Setup of alpha:
==> flow/design.v (excerpt) <==
module cordic 	(input op_mode,
		input [15:0] x_coordinate,
		input [15:0] y_coordinate,
		input [15:0] rotate_amount,
		input clock,
		input reset,
		output reg [15:0] x_or_phase_out,
		output reg [15:0] y_or_size_out
		);
Size in the first run: roughly 8,700 cells after synthesis, roughly 470 flip-flops, ~83 I/O pins, ~58,000 sq um of cells after synthesis.
==> flow/config.mk <==
export PLATFORM = sky130hd
export DESIGN_NAME = cordic
export DESIGN_NICKNAME = cordic
export VERILOG_FILES = /design/flow/design.v
export SDC_FILE = /design/flow/constraint.sdc
export NUM_CORES = 4
export LEC_CHECK = 0
export ABC_AREA = 1
export CAP_MARGIN = 0
export CORE_MARGIN = 2
export CORE_UTILIZATION = 72
export CTS_CLUSTER_DIAMETER = 263
export CTS_CLUSTER_SIZE = 72
export PLACE_DENSITY_LB_ADDON = 0.01
export SETUP_SLACK_MARGIN = 1.14
export SLEW_MARGIN = 20
export TNS_END_PERCENT = 15
==> flow/constraint.sdc <==
create_clock -name core_clock -period 3.93 [get_ports {clock}]
set_input_delay 0.7860 -clock core_clock [delete_from_list [all_inputs] [get_ports {clock}]]
set_output_delay 0.7860 -clock core_clock [all_outputs]
set_load 0.01 [all_outputs]
run.sh (not shown) runs the stock make flow with config.mk's settings and CLKGATE_MAP_FILE=.
alpha: GRT-0232 in 5_1_grt -> run aborted
Inputs modified between alpha and beta:
Settings: a deleted TNS_END_PERCENT that had been 15; a deleted SETUP_SLACK_MARGIN that had been 1.14; a deleted CTS_CLUSTER_DIAMETER that had been 263; a deleted PLACE_DENSITY_LB_ADDON that had been 0.01; a change of CAP_MARGIN from 0 to 20; a deleted CTS_CLUSTER_SIZE that had been 72; a change of CORE_UTILIZATION from 72 to 40; a change of the clock period (ns, I/O delays scaled along) from 3.93 to 13.8.
Notes after the runs:
beta vs alpha, die boundary width went up by 97 um.
From alpha to beta the numbers moved as follows: number of clock sinks flat; post-placement worst setup slack up 8.02 ns; initial core utilization down 32 points.
beta has completed all stages; timing, DRC and antenna checks passed.
Setup changes, beta to gamma
Settings: a change of CORE_UTILIZATION from 40 to 29.
Notes after the runs:
- Via count grows slightly when moving from beta to gamma.
- Highest metal layer with signal wires = met4: beta; highest metal layer with signal wires = met5: gamma
- Re total detailed-routing wirelength: gamma is 5100 um up on beta.
- On post-route worst setup slack, beta beats gamma.
- The worst setup path endpoint comes out y_or_size_out[0] in one run and x_or_phase_out[0] in the other, namely in gamma and beta respectively.
Edits applied to the flow inputs when going from gamma to delta:
Settings: CORE_UTILIZATION now 72, was 29; CTS_CLUSTER_SIZE now 96, previously not set; PLACE_DENSITY now 0.43, previously not set; the clock period (ns, I/O delays scaled along) now 11.8, was 13.8.
### Flow results
Across gamma and delta, a clean result was obtained everywhere but in delta.
Status(delta) = ERROR, stage = 5_1_grt
In delta, the placed instance area came out 2.8% below the value in gamma.
Pre-CTS worst setup slack: delta worse than gamma
Diff gamma -> delta: area of the core went down by about 60%; final weighted congestion in routability-driven placement went up 0.10.

---

run A:
Starting RTL as in the previous note.
Settings: LEC_CHECK=0, ABC_AREA=1, CAP_MARGIN=20, CORE_MARGIN=2, CORE_UTILIZATION=72, CTS_CLUSTER_DIAMETER=223, MAX_ROUTING_LAYER=met4, SLEW_MARGIN=20; clock period 10.4 ns.
In the summary table, run A is marked failed, with error GRT-0232 raised in 5_1_grt.
#### Input delta (run B over run A)
--- a/flow/config.mk
+++ b/flow/config.mk
@@ -11,2 +11,2 @@
-export CORE_UTILIZATION = 72
-export CTS_CLUSTER_DIAMETER = 223
+export CORE_UTILIZATION = 70
+export CTS_CLUSTER_DIAMETER = 380
==> flow/constraint.sdc <==
create_clock -name core_clock -period 10.9 [get_ports {clock}]
set_input_delay 2.1800 -clock core_clock [delete_from_list [all_inputs] [get_ports {clock}]]
set_output_delay 2.1800 -clock core_clock [all_outputs]
set_load 0.01 [all_outputs]
[summary]
Completing all stages was not enough for run B: its layout failed the final checks because of negative setup slack. On core area: between run B and run A, it ends up lower for run A. Summary of run B over run A: estimated wirelength of the detail-placed design went down, routability congestion estimate from global placement went down, number of buffers added by the clock tree synthesis step went up.
## Diff of input files: run C against run B
--- a/flow/config.mk
+++ b/flow/config.mk
@@ -11,2 +11,2 @@
-export CORE_UTILIZATION = 70
-export CTS_CLUSTER_DIAMETER = 380
+export CORE_UTILIZATION = 71
+export CTS_CLUSTER_DIAMETER = 104
@@ -13,0 +14,2 @@
+export PLACE_DENSITY_LB_ADDON = 0.04
+export SETUP_SLACK_MARGIN = 3.43
==> flow/constraint.sdc <==
create_clock -name core_clock -period 13.0 [get_ports {clock}]
set_input_delay 2.6000 -clock core_clock [delete_from_list [all_inputs] [get_ports {clock}]]
set_output_delay 2.6000 -clock core_clock [all_outputs]
set_load 0.01 [all_outputs]
[summary]
- Across run B and run C, no clean finish was achieved.
- Run C: GRT-0232 in 5_1_grt -> run aborted
- Run C vs run B: vertical die dimension down in run C
- Re global placement routability congestion: run B was lower than run C.
- Comparing run C against run B, there is no change at all in count of buffers inserted at the top-level ports.
- Cmp run C and run B / chip area / higher: run B
Relative to run C, the following input files were edited for run D:
--- a/flow/config.mk
+++ b/flow/config.mk
@@ -11,5 +11 @@
-export CORE_UTILIZATION = 71
-export CTS_CLUSTER_DIAMETER = 104
-export MAX_ROUTING_LAYER = met4
-export PLACE_DENSITY_LB_ADDON = 0.04
-export SETUP_SLACK_MARGIN = 3.43
+export CORE_UTILIZATION = 70
==> flow/constraint.sdc <==
create_clock -name core_clock -period 14.2 [get_ports {clock}]
set_input_delay 2.8400 -clock core_clock [delete_from_list [all_inputs] [get_ports {clock}]]
set_output_delay 2.8400 -clock core_clock [all_outputs]
set_load 0.01 [all_outputs]
==> comparison <==
The flow did not stop early for run D: all stages ran, and the layout cleared the timing, design-rule and antenna checks. Area of the chip, run D and run C: higher on run D. Cmp run D vs run C: number of setup buffers added after CTS lower in run D. Taking run C as the reference, in run D chip height up 0.70%; number of core rows climbed 0.96%.
Input-level comparison between run E and run D:
--- a/flow/config.mk
+++ b/flow/config.mk
@@ -11 +11 @@
-export CORE_UTILIZATION = 70
+export CORE_UTILIZATION = 40
==> flow/constraint.sdc <==
create_clock -name core_clock -period 16.0 [get_ports {clock}]
set_input_delay 3.2000 -clock core_clock [delete_from_list [all_inputs] [get_ports {clock}]]
set_output_delay 3.2000 -clock core_clock [all_outputs]
set_load 0.01 [all_outputs]
==> results <==
From run D to run E the numbers moved as follows: detailed-route wire length rose 3800 µm.
Against run D, chip area in run E came out worse.
Timing, DRC, antenna: 0 failures across run E and run D
Here is what was changed in the inputs of run F compared with run E.
--- a/flow/config.mk
+++ b/flow/config.mk
@@ -10,2 +10,6 @@
-export CORE_MARGIN = 2
-export CORE_UTILIZATION = 40
+export CORE_MARGIN = 6
+export CORE_UTILIZATION = 22
+export CTS_CLUSTER_SIZE = 34
+export GPL_ROUTABILITY_DRIVEN = 1
+export MAX_ROUTING_LAYER = met4
+export PLACE_DENSITY_LB_ADDON = 0.02
### Flow results
- When run F is measured against run E, its logic gate fraction of the total cell area turns out 2.8 points lower.
- Diff run E -> run F: vertical die dimension went up 140 µm, length of the first detailed-routing pass in iterations saw a decrease, relative area of non-clock buffer cells in the final design grew by 0.16 points.
- Of the two values seen for start point of the critical path, stages[7].s0.y_out[7] was produced by run F and stages[7].s0.x_out[9] by run E.
- Run F vs run E — final routed wirelength across all metal layers rose 62000 µm.
- On post-route cell area, run E beats run F.
- Final worst setup slack: run F lower than run E
- Run F vs. run E: count of clock buffers in the final design moved up, area taken by multi-input logic gates level.

---

Starting RTL as in the previous note.
==> flow/config.mk <==
export PLATFORM = sky130hd
export DESIGN_NAME = cordic
export DESIGN_NICKNAME = cordic
export VERILOG_FILES = /design/flow/design.v
export SDC_FILE = /design/flow/constraint.sdc
export NUM_CORES = 4
export LEC_CHECK = 0
export ABC_AREA = 1
export CAP_MARGIN = 15
export CORE_ASPECT_RATIO = 1.1
export CORE_MARGIN = 2
export CORE_UTILIZATION = 72
export CTS_CLUSTER_DIAMETER = 196
export GPL_ROUTABILITY_DRIVEN = 1
export HOLD_SLACK_MARGIN = -0.08
export MAX_ROUTING_LAYER = met4
export MIN_ROUTING_LAYER = met1
export SETUP_SLACK_MARGIN = -0.59
export SLEW_MARGIN = 10
==> flow/constraint.sdc <==
create_clock -name core_clock -period 10.3 [get_ports {clock}]
set_input_delay 2.0600 -clock core_clock [delete_from_list [all_inputs] [get_ports {clock}]]
set_output_delay 2.0600 -clock core_clock [all_outputs]
set_load 0.01 [all_outputs]
The baseline never finished: it broke off in global routing (5_1_grt).
==> next run, changes <==
- ABC_AREA: 1 -> 0
- CORE_ASPECT_RATIO: 1.1 -> 1.81
- CORE_UTILIZATION: 72 -> 16
- CTS_CLUSTER_DIAMETER: 196 -> 92
- HOLD_SLACK_MARGIN: -0.08 -> not set
- MAX_ROUTING_LAYER: met4 -> not set
- PLACE_DENSITY: not set -> 0.77
- SETUP_SLACK_MARGIN: -0.59 -> not set
- clock period: 10.3 -> 15.9 ns (I/O delays scaled with it)
Effect: This time the run went through all stages and came out clean. Die size rose to 4.3 times its value. Synthesized cell count fell by 17%. Synthesized area fell by 3.0%.
==> next run, changes <==
- ABC_AREA: 0 -> 1
- CORE_UTILIZATION: 16 -> 71
- CTS_CLUSTER_DIAMETER: 92 -> 196
- PLACE_DENSITY: 0.77 -> not set
- PLACE_DENSITY_LB_ADDON: not set -> 0.07
- SETUP_SLACK_MARGIN: not set -> -0.76
- clock period: 15.9 -> 12.6 ns (I/O delays scaled with it)
What happened:
- The new run ran to the end with violations: setup timing
- first-iteration DRC count climbs by 68%
- sequential cell count does not change
- count of clock-buffer cells in the layout fell by 11
- cell count went down by 17%
- global-route usage increases by 37 points
==> next run, changes <==
- CAP_MARGIN: 15 -> 20
- CORE_ASPECT_RATIO: 1.81 -> not set
- CORE_UTILIZATION: 71 -> 66
- CTS_CLUSTER_DIAMETER: 196 -> not set
- GPL_ROUTABILITY_DRIVEN: 1 -> not set
- MAX_ROUTING_LAYER: not set -> met4
- MIN_ROUTING_LAYER: met1 -> not set
- PLACE_DENSITY_LB_ADDON: 0.07 -> not set
- SETUP_SLACK_MARGIN: -0.76 -> not set
- SLEW_MARGIN: 10 -> 20
- clock period: 12.6 -> 10.8 ns (I/O delays scaled with it)
With this change the flow finished but failed the layout checks on capacitance limit, slew limit, setup timing.
Area after synthesis stays the same.
Non-clock buffer count came out higher by 720.
Setup slack degrades by 2900 ps.
Cell count came out higher by a little under a tenth.
Clock skew came out higher by 9.5 ps.
Design area came out higher by roughly a tenth.
Global-route usage came out lower by 4.0 points.
==> next run, changes <==
- CORE_UTILIZATION: 66 -> 71
- CTS_CLUSTER_DIAMETER: not set -> 104
- clock period: 10.8 -> 13.0 ns (I/O delays scaled with it)
Effect: With this change the flow completed with no timing, DRC or antenna violations; via count went down by 8.6%; utilization went down by 3.7 points; register-to-register slack improves by 3800 ps; cell area went down by 11%; non-clock buffer count went down by 709; wire length went down by 16%; synthesized cell count stays the same; setup slack improves by 3800 ps; maximum frequency went up by 13%.
